Design div_iter, start of the top module:
module div_iter (
  input div_clk,
  input resetn,
  input div,
  input div_signed,
  input [31:0] x,
  input [31:0] y,
  output [31:0]s,
  output [31:0] r,
  output reg complete
  );
For scale: ~1200 cells after synthesis.
clock: 5.0 ns
lec_check: 0
cap_margin: 20
core_aspect_ratio: 1.38
core_margin: 7
core_utilization: 66
cts_cluster_diameter: 314
cts_cluster_size: 46
place_density: 0.35
slew_margin: 20
tns_end_percent: 5
run.sh (not shown) runs the stock make flow with config.mk's settings and CLKGATE_MAP_FILE=.
The starting point finished with timing, DRC and antenna clean.
Edit:
Settings changed: CORE_ASPECT_RATIO 1.38 to default, CORE_MARGIN 7 to 2, CORE_UTILIZATION 66 to 56, CTS_CLUSTER_DIAMETER 314 to default, CTS_CLUSTER_SIZE 46 to default, PLACE_DENSITY 0.35 to default, TNS_END_PERCENT 5 to default.
Clock period 5.0 ns to 1.89 ns, I/O delays scaled along.
Outcome: With this change the flow did not get past global routing (5_1_grt), error DPL-0038. Die area goes up by about 0.8%. Synthesized area stays the same. Synthesized cell count stays the same.
Edit:
Settings changed: CORE_UTILIZATION 56 to 68, CTS_CLUSTER_SIZE from default to 36.
Clock period 1.89 ns to 4.13 ns, I/O delays scaled along.
Effect: Now the flow completed and failed the layout checks on setup timing; die area came out lower by 17%; area after synthesis does not change; synthesized cell count stays the same.
Edit:
Settings changed: CORE_UTILIZATION 68 to 72, CTS_CLUSTER_DIAMETER from default to 202, PLACE_DENSITY from default to 0.82.
This time the run failed in global routing (5_1_grt).
Synthesized area is unchanged.
Synthesized cell count stays the same.
Die area shrinks by a few percent.

div_iter again, from the RTL that the note above started with.
clock: 7.6 ns
lec_check: 0
abc_area: 1
cap_margin: 20
cell_pad_in_sites_detail_placement: 2
cell_pad_in_sites_global_placement: 1
core_aspect_ratio: 0.5
core_margin: 2
core_utilization: 48
cts_cluster_size: 45
gpl_routability_driven: 1
gpl_timing_driven: 1
max_routing_layer: met4
min_routing_layer: met2
place_density: 0.4
setup_slack_margin: 1.2
slew_margin: 30
tns_end_percent: 30
The starting point never finished: it broke off in detailed placement (3_5_place_dp) with DPL-0033.
==> next run, changes <==
==> flow/config.mk (replaced) <==
export PLATFORM = sky130hd
export DESIGN_NAME = div_iter
export DESIGN_NICKNAME = div_iter
export VERILOG_FILES = /design/flow/design.v
export SDC_FILE = /design/flow/constraint.sdc
export NUM_CORES = 4
export LEC_CHECK = 0
export CAP_MARGIN = 20
export CORE_MARGIN = 2
export CORE_UTILIZATION = 72
export CTS_CLUSTER_SIZE = 36
export HOLD_SLACK_MARGIN = 0.3
export SLEW_MARGIN = 20
==> flow/constraint.sdc (replaced) <==
create_clock -name core_clock -period 4.13 [get_ports {div_clk}]
set_input_delay 0.8260 -clock core_clock [delete_from_list [all_inputs] [get_ports {div_clk}]]
set_output_delay 0.8260 -clock core_clock [all_outputs]
set_load 0.01 [all_outputs]
=> The new run ended with an error in global routing (5_1_grt) on GRT-0232; die area shrinks by 40%; synthesized area shrinks by about 11%; synthesized cell count shrinks by 29%.
==> next run, changes <==
--- a/flow/config.mk
+++ b/flow/config.mk
@@ -8,6 +8,4 @@
 export CAP_MARGIN = 20
 export CORE_MARGIN = 2
-export CORE_UTILIZATION = 72
-export CTS_CLUSTER_SIZE = 36
-export HOLD_SLACK_MARGIN = 0.3
+export CORE_UTILIZATION = 40
 export SLEW_MARGIN = 20
==> flow/constraint.sdc (replaced) <==
create_clock -name core_clock -period 5.0 [get_ports {div_clk}]
set_input_delay 1.0000 -clock core_clock [delete_from_list [all_inputs] [get_ports {div_clk}]]
set_output_delay 1.0000 -clock core_clock [all_outputs]
set_load 0.01 [all_outputs]
Outcome: This time the run completed without violations. Die area grows by about 80%. Synthesized cell count is unchanged. Area after synthesis is unchanged.
==> next run, changes <==
--- a/flow/config.mk
+++ b/flow/config.mk
@@ -7,5 +7,7 @@
 export LEC_CHECK = 0
 export CAP_MARGIN = 20
+export CELL_PAD_IN_SITES_DETAIL_PLACEMENT = 2
 export CORE_MARGIN = 2
 export CORE_UTILIZATION = 40
+export GPL_ROUTABILITY_DRIVEN = 0
 export SLEW_MARGIN = 20
Outcome: The new run completed and failed the layout checks on negative setup slack. Total power goes up by about a fifth. Routed wire length increases by well over a third. Clock-buffer cell count shrinks by 1. Non-clock buffer count rose by 14. Setup slack is worse by 0.52 ns. Global-route usage came out higher by 17 points. Hold slack improves by 0.046 ns. Maximum frequency went down by roughly a tenth. Core utilization grows by 0.67 points. Sequential power climbs by a few percent. Synthesized cell count does not change.
==> next run, changes <==
==> flow/config.mk (replaced) <==
export PLATFORM = sky130hd
export DESIGN_NAME = div_iter
export DESIGN_NICKNAME = div_iter
export VERILOG_FILES = /design/flow/design.v
export SDC_FILE = /design/flow/constraint.sdc
export NUM_CORES = 4
export LEC_CHECK = 0
export CAP_MARGIN = 20
export CORE_ASPECT_RATIO = 0.5
export CORE_MARGIN = 7
export CORE_UTILIZATION = 66
export CTS_CLUSTER_DIAMETER = 314
export CTS_CLUSTER_SIZE = 46
export PLACE_DENSITY = 0.35
export SETUP_SLACK_MARGIN = -0.07
export SLEW_MARGIN = 20
export TNS_END_PERCENT = 5
What happened: Now the flow completed with no timing, DRC or antenna violations; wire length decreases by 47%; design area is lower by 2.5%; register-to-register slack improved by 0.40 ns; total power falls by about 12%; clock skew falls by 0.0099 ns; cell count shrinks by 8.4%; sequential cell count is unchanged.
==> next run, changes <==
==> flow/config.mk (replaced) <==
export PLATFORM = sky130hd
export DESIGN_NAME = div_iter
export DESIGN_NICKNAME = div_iter
export VERILOG_FILES = /design/flow/design.v
export SDC_FILE = /design/flow/constraint.sdc
export NUM_CORES = 4
export LEC_CHECK = 0
export CAP_MARGIN = 20
export CORE_MARGIN = 2
export CORE_UTILIZATION = 72
export PLACE_DENSITY = 0.92
export SLEW_MARGIN = 20
==> flow/constraint.sdc (replaced) <==
create_clock -name core_clock -period 4.4 [get_ports {div_clk}]
set_input_delay 0.8800 -clock core_clock [delete_from_list [all_inputs] [get_ports {div_clk}]]
set_output_delay 0.8800 -clock core_clock [all_outputs]
set_load 0.01 [all_outputs]
The changed run produced a layout that fails on negative setup slack.
Setup slack is worse by 0.51 ns.
Die size fell by about 22%.
Power rose by about 22%.
Clock skew barely changes.
Sequential share of layout area decreases by 0.88 points.

## JK
div_iter again, from the RTL that the note above started with.
==> flow/config.mk <==
export PLATFORM = sky130hd
export DESIGN_NAME = div_iter
export DESIGN_NICKNAME = div_iter
export VERILOG_FILES = /design/flow/design.v
export SDC_FILE = /design/flow/constraint.sdc
export NUM_CORES = 4
export LEC_CHECK = 0
export ABC_AREA = 0
export CAP_MARGIN = 20
export CELL_PAD_IN_SITES_GLOBAL_PLACEMENT = 0
export CORE_ASPECT_RATIO = 1.94
export CORE_MARGIN = 8
export CORE_UTILIZATION = 45
export CTS_CLUSTER_DIAMETER = 238
export CTS_CLUSTER_SIZE = 80
export GPL_ROUTABILITY_DRIVEN = 0
export GPL_TIMING_DRIVEN = 1
export HOLD_SLACK_MARGIN = 0.13
export PLACE_DENSITY = 0.39
export SETUP_SLACK_MARGIN = 0.12
export SLEW_MARGIN = 20
export TNS_END_PERCENT = 40
==> flow/constraint.sdc <==
create_clock -name core_clock -period 4.04 [get_ports {div_clk}]
set_input_delay 0.8080 -clock core_clock [delete_from_list [all_inputs] [get_ports {div_clk}]]
set_output_delay 0.8080 -clock core_clock [all_outputs]
set_load 0.01 [all_outputs]
JK reached the end of the flow, and the finished layout is clean on the timing, DRC and antenna checks.
Relative to JK, the following input files were edited for MS:
Settings: CORE_ASPECT_RATIO: 1.94 -> unset; GPL_ROUTABILITY_DRIVEN: 0 -> unset; SETUP_SLACK_MARGIN: 0.12 -> unset; PLACE_DENSITY: 0.39 -> unset; ABC_AREA: 0 -> unset; CTS_CLUSTER_SIZE: 80 -> unset; CELL_PAD_IN_SITES_GLOBAL_PLACEMENT: 0 -> unset; CORE_MARGIN: 8 -> 2; TNS_END_PERCENT: 40 -> unset; CTS_CLUSTER_DIAMETER: 238 -> unset; GPL_TIMING_DRIVEN: 1 -> unset; HOLD_SLACK_MARGIN: 0.13 -> unset; CORE_UTILIZATION: 45 -> 40; the clock period (ns, I/O delays scaled along): 4.04 -> 4.72.
--- outcome ---
MS vs JK: routed wire length per instance down in MS. Most crowded layer after global routing: met2 -> JK, met1 -> MS. For JK, the largest power group was combinational cells, unlike MS, where it was registers. JK → MS: detailed placer's ending HPWL -11%, final instance area -0.0011 sq mm, static power due to leakage -about 10%.
The inputs of AL differ from those of MS as listed below.
Settings: changing CORE_UTILIZATION from 40 to 58; changing the clock period (ns, I/O delays scaled along) from 4.72 to 2.62.
==> comparison <==
Final checks on AL, whose flow otherwise completed, came back failing, citing setup timing. AL against MS: register-to-register slack has decreased, number of global-route vias before repair has increased, aggregate global routing overflow has remained practically unchanged, clock transition time at the flip-flop clock pins of the worst setup and hold paths has remained practically unchanged, post-route standard cell area excluding fillers has increased. AL: via count 57% above MS. On storage element area, AL tracks MS almost exactly. Taking MS as the reference, in AL final core utilization went up 45 points; power share of the combinational group climbed 15 points.
Input-level comparison between TR and AL:
Settings: PLACE_DENSITY newly set to 0.38; ABC_AREA newly set to 1; CTS_CLUSTER_DIAMETER newly set to 373; CTS_CLUSTER_SIZE newly set to 95; CORE_UTILIZATION changed from 58 to 72; the clock period (ns, I/O delays scaled along) changed from 2.62 to 1.71.
Findings:
The flow ran to completion for all of AL and TR but TR, which stopped partway. TR vs AL: total standard cell area after synthesis up in TR. Compared with AL, TR shows post-synthesis share of cell area spent on full adders, half adders and majority gates lower by 0.56 points. Delta (TR minus AL): number of cells in Yosys stat now sits higher; number of rows created at floorplan now sits lower; cell count after synthesis now sits higher. NOTE total die area AL->TR decreased by a little under 10%. Area fraction in compound gates: TR lower than AL.

build 97:
The RTL this note starts from:
==> flow/design.v <==
`timescale 1ns / 1ps
module div_iter (
  input div_clk,
  input resetn,
  input div,
  input div_signed,
  input [31:0] x,
  input [31:0] y,
  output [31:0]s,
  output [31:0] r,
  output reg complete
  );
  wire s_sign;
  wire r_sign;
  wire [31:0] x_abs;
  wire [31:0] y_abs;
  assign s_sign = div_signed ? (x[31] ^ y[31]) : 1'b0;
  assign r_sign = div_signed ? x[31] : 1'b0;
  assign x_abs  = div_signed ? (x[31] ? ~x + 32'd1 : x) : x;
  assign y_abs  = div_signed ? (y[31] ? ~y + 32'd1 : y) : y;
  wire [63:0] op_x_tmp;
  wire [32:0] op_x_high;
  wire        op_x_update;
  wire [32:0] sub_res;
  wire [31:0] r_tmp;
  wire [31:0] s_tmp1;
  reg  [63:0] op_x;
  reg  [32:0] op_y;
  reg  [5:0]  count;
  reg  [31:0] s_tmp;
  always @ ( posedge div_clk )
  begin
    if(!resetn)
    begin
      complete <= 1'b0;
      count    <= 6'd0;
      s_tmp    <= 32'd0;
    end
    else if(div&&!complete)
    begin
      if(count == 6'd0)
      begin
        op_x <= {32'd0,x_abs};
        op_y <= {1'b0,y_abs};
      end
      else if(op_x_update)
      begin
        op_x <= {sub_res,op_x_tmp[30:0]};
      end
      else if(!op_x_update)
        op_x <= op_x_tmp;
      count <= count == 6'd32 ? 6'd0 : count + 6'd1;
      complete <= count == 6'd32 ? 1'b1 : complete;
      s_tmp <= {s_tmp1[31:1],op_x_update};
    end
    else if(complete)
      complete <= 1'b0;
  end
assign s_tmp1 = (count == 6'd0) ? s_tmp : s_tmp << 1;
assign op_x_tmp = (count == 6'd0 || count == 6'd1) ? op_x : op_x << 1;
assign op_x_high = op_x_tmp[63:31];
assign sub_res = op_x_high + ~op_y + 1;
assign op_x_update = ~sub_res[32];
assign r_tmp = complete ? op_x[62:31] : 32'd0;
assign s = div_signed ? (s_sign ? ~s_tmp + 32'd1 : s_tmp) : s_tmp;
assign r = div_signed ? (r_sign ? ~r_tmp + 32'd1 : r_tmp) : r_tmp;
endmodule  
==> flow/config.mk <==
export PLATFORM = sky130hd
export DESIGN_NAME = div_iter
export DESIGN_NICKNAME = div_iter
export VERILOG_FILES = /design/flow/design.v
export SDC_FILE = /design/flow/constraint.sdc
export NUM_CORES = 4
export LEC_CHECK = 0
export ABC_AREA = 0
export CAP_MARGIN = 15
export CELL_PAD_IN_SITES_DETAIL_PLACEMENT = 2
export CELL_PAD_IN_SITES_GLOBAL_PLACEMENT = 1
export CORE_MARGIN = 2
export CORE_UTILIZATION = 40
export CTS_CLUSTER_DIAMETER = 97
export CTS_CLUSTER_SIZE = 32
export GPL_ROUTABILITY_DRIVEN = 0
export PLACE_DENSITY_LB_ADDON = 0.28
export SETUP_SLACK_MARGIN = 0.46
export SLEW_MARGIN = 20
export TNS_END_PERCENT = 40
==> flow/constraint.sdc <==
create_clock -name core_clock -period 2.95 [get_ports {div_clk}]
set_input_delay 0.5900 -clock core_clock [delete_from_list [all_inputs] [get_ports {div_clk}]]
set_output_delay 0.5900 -clock core_clock [all_outputs]
set_load 0.01 [all_outputs]
Build 97: aborted in 3_5_place_dp (tool error)
Input changes introduced in build 7 (baseline for comparison: build 97):
- PLACE_DENSITY_LB_ADDON removed (was 0.28)
- GPL_ROUTABILITY_DRIVEN removed (was 0)
- SETUP_SLACK_MARGIN removed (was 0.46)
- CAP_MARGIN changed from 15 to 20
- ABC_AREA removed (was 0)
- TNS_END_PERCENT removed (was 40)
- CORE_UTILIZATION changed from 40 to 53
- CELL_PAD_IN_SITES_DETAIL_PLACEMENT removed (was 2)
- CTS_CLUSTER_SIZE removed (was 32)
- CTS_CLUSTER_DIAMETER removed (was 97)
- CELL_PAD_IN_SITES_GLOBAL_PLACEMENT removed (was 1)
- the clock period (ns, I/O delays scaled along) changed from 2.95 to 4.72
Notes after the runs:
- Diff build 97 -> build 7 | floorplan-stage core utilization | increase of 13 points
- On die area: build 7 sits below build 97.
- Compared with build 97, build 7 shows a lower core region area.
- Build 7 ended with every stage complete and zero timing, DRC or antenna violations.
- Fraction of the mapped netlist area in adder cells came out exactly the same in build 7 and build 97.
- Reported for build 7 and build 97, area of the mapped netlist turned out identical to the last digit.
> inputs changed (build 7 -> build 14)
- changing CORE_UTILIZATION from 53 to 72
- setting ABC_AREA to 1 for the first time
- setting CTS_CLUSTER_DIAMETER to 205 for the first time
- setting PLACE_DENSITY to 0.81 for the first time
- changing the clock period (ns, I/O delays scaled along) from 4.72 to 4.4
Results
Build 14 reached the end of the flow, and the finished layout is clean on the timing, DRC and antenna checks. Row transition at the pin with the smallest max-transition slack: build 14 higher / build 7 lower. Build 7 → build 14: total standard cell area after synthesis moved up, total overflow reported by the global router level. Build 14 vs build 7 — number of well taps dropped 49. In the metrics for build 14 and build 7, the one carrying the lower power after layout is build 7. Compared build 14 vs build 7, and number of rows in the core area is down in build 14.
Power figures rest on the tool's default switching activity, not on a simulated workload.
